## rev 12
==> flow/design.v <==
module uart_rx
  #(parameter CLKS_PER_BIT = 104)
  (
   input        i_Clock,
   input        i_Rst,
   input        i_Rx_Serial,
   output reg [15:0] o_Rx_Byte,
  output reg square_wave,
  output reg pin1,
  output  reg pin2
  );
  parameter s_IDLE         = 3'b000;
  parameter s_RX_START_BIT = 3'b001;
  parameter s_RX_DATA_BITS = 3'b010;
  parameter s_RX_STOP_BIT  = 3'b011;
  parameter s_CLEANUP      = 3'b100;
  reg  [7:0] data_check;
  reg [7:0] first_8bit;
  reg [7:0] second_8bit;
  reg           r_Rx_Data_R;
  reg           r_Rx_Data;
  reg [15:0]     r_Clock_Count;
  reg [4:0]     r_Bit_Index;  
  reg [15:0]     r_Rx_Byte;
  reg [2:0]     r_SM_Main;
wire [60:0] distZ = 61'hFFFFFFFFFFFFFF;
reg [23:0] counter;
reg toggle;
reg toggle_n;
wire [23:0] store;
wire [15:0] distA;
reg [15:0] distB;
reg stop;
reg [15:0] rpm;
assign distA =40*distZ;
assign store = (rpm == 16'd0) ? 24'hFFFFFF : (18 * 100000)/ rpm;
  always @(posedge i_Clock)
    begin
    if (i_Rst)
    begin
      r_Rx_Data_R <= 1'b1;
      r_Rx_Data   <= 1'b1;
      o_Rx_Byte   <= 16'd0;
      rpm         <= 16'd0;
      counter     <= 24'd0;
      toggle      <= 1'b1;
      distB       <= 16'd0;
      stop        <= 1'b0;
      square_wave <= 1'b1;
      pin1        <= 1'b0;
      pin2        <= 1'b0;
    end
    else
    begin
      r_Rx_Data_R <= i_Rx_Serial;
      r_Rx_Data   <= i_Rx_Serial;
     o_Rx_Byte[15:8] <= second_8bit;
     o_Rx_Byte[7:0] <= first_8bit;
     rpm <= {second_8bit, first_8bit};
toggle_n = toggle;
if (stop==0)
begin
counter <= counter + 1;
if (counter >= store )
begin
toggle_n = ~toggle;
toggle <= toggle_n;
counter<=0;
if (second_8bit[7] == 0)
begin
pin1 <= 0;
pin2 <= 1;
end
else
begin
pin1 <= 1;
pin2 <= 0;
end
if (toggle_n==0)
begin
distB <= distB +1;
end
end
if (distB ==distA)
begin
stop <= 1;
end
else
begin
square_wave <= toggle_n;
end
end
end
end
always @(posedge i_Clock)
begin
    if (i_Rst)
    begin
      r_SM_Main     <= s_IDLE;
      r_Clock_Count <= 16'd0;
      r_Bit_Index   <= 5'd0;
      r_Rx_Byte     <= 16'd0;
      data_check    <= 8'h00;
      first_8bit    <= 8'h00;
      second_8bit   <= 8'h00;
    end
    else
      case (r_SM_Main)
        s_IDLE :
          begin
            r_Clock_Count <= 0;
            r_Bit_Index   <= 0;
            if (r_Rx_Data == 1'b0)           
              r_SM_Main <= s_RX_START_BIT;
            else
              r_SM_Main <= s_IDLE;
          end
        s_RX_START_BIT :
          begin
            if (r_Clock_Count == (CLKS_PER_BIT-1)/2)
              begin
                if (r_Rx_Data == 1'b0)
                  begin
                    r_Clock_Count <= 0;   
                    r_SM_Main     <= s_RX_DATA_BITS;
                  end
                else
                  r_SM_Main <= s_IDLE;
              end
            else
              begin
                r_Clock_Count <= r_Clock_Count + 1;
                r_SM_Main     <= s_RX_START_BIT;
              end
          end  
        s_RX_DATA_BITS :
          begin
            if (r_Clock_Count < CLKS_PER_BIT-1)
              begin
                r_Clock_Count <= r_Clock_Count + 1;
                r_SM_Main     <= s_RX_DATA_BITS;
              end
            else
              begin
                r_Clock_Count          <= 0;
                r_Rx_Byte[r_Bit_Index] <= r_Rx_Data;
                if (r_Bit_Index < 8)
                  begin
                    r_Bit_Index <= r_Bit_Index + 1;
                    r_SM_Main   <= s_RX_DATA_BITS;
                  end
                else
                  begin
						 if (data_check == 8'h01)
						 begin
                   first_8bit <= r_Rx_Byte[7:0];
						 data_check <= 8'h00;
						 end
						 if (data_check == 8'h00)
						 begin
					second_8bit <= r_Rx_Byte[7:0];
						 data_check <= 8'h01;
						 end
                    r_Bit_Index <= 0;
                    r_SM_Main   <= s_RX_STOP_BIT;
                  end
              end
          end  
        s_RX_STOP_BIT :
          begin
            if (r_Clock_Count < CLKS_PER_BIT-1)
              begin
                r_Clock_Count <= r_Clock_Count + 1;
                r_SM_Main     <= s_RX_STOP_BIT;
              end
            else
              begin
                r_Clock_Count <= 0;
                r_SM_Main     <= s_CLEANUP;
              end
          end  
        s_CLEANUP :
          begin
            r_SM_Main <= s_IDLE;
          end
        default :
          r_SM_Main <= s_IDLE;
      endcase
    end
endmodule  
==> flow/config.mk <==
export PLATFORM = sky130hd
export DESIGN_NAME = uart_rx
export DESIGN_NICKNAME = uart_rx
export VERILOG_FILES = /design/flow/design.v
export SDC_FILE = /design/flow/constraint.sdc
export NUM_CORES = 4
export LEC_CHECK = 0
export ABC_AREA = 1
export CAP_MARGIN = 5
export CELL_PAD_IN_SITES_DETAIL_PLACEMENT = 1
export CORE_ASPECT_RATIO = 0.64
export CORE_MARGIN = 8
export CORE_UTILIZATION = 25
export GPL_ROUTABILITY_DRIVEN = 0
export GPL_TIMING_DRIVEN = 0
export MAX_ROUTING_LAYER = met4
export MIN_ROUTING_LAYER = met2
export PLACE_DENSITY_LB_ADDON = 0.17
export SETUP_SLACK_MARGIN = 5.0
export SLEW_MARGIN = 20
==> flow/constraint.sdc <==
create_clock -name core_clock -period 93.5 [get_ports {i_Clock}]
set_input_delay 18.7000 -clock core_clock [delete_from_list [all_inputs] [get_ports {i_Clock}]]
set_output_delay 18.7000 -clock core_clock [all_outputs]
set_load 0.01 [all_outputs]
run.sh (not shown) runs the stock make flow with config.mk's settings and CLKGATE_MAP_FILE=.
Both conditions hold for rev 12: the flow ran to the end and the final layout passed the timing, design-rule and antenna checks.
For rev 13, these inputs were changed with respect to rev 12:
- CELL_PAD_IN_SITES_GLOBAL_PLACEMENT now 3, previously not set
- CORE_ASPECT_RATIO now 0.94, was 0.64
- GPL_TIMING_DRIVEN now 1, was 0
==> results <==
- Rev 13: full flow OK, the timing, design-rule and antenna checks passed
- Rev 12 → rev 13: maximum clock skew at final layout increased 0.0076 ns; internal power decreased 12 uW; global-route wire length before repair essentially unchanged.
- Taking rev 12 as the reference point, the combinational power of rev 13 falls by about 12%.
- Against rev 12, post-route cell area in rev 13 came out better.
- Diff rev 12 -> rev 13 | final worst hold slack | increase of 0.0034 ns
- Sort rev 12 and rev 13 by count of cells resized by post-cts repair, ascending, and rev 13 comes first.
- Higher final worst setup slack was reported by rev 13, not rev 12.
Power is estimated from default activity; no workload was simulated.
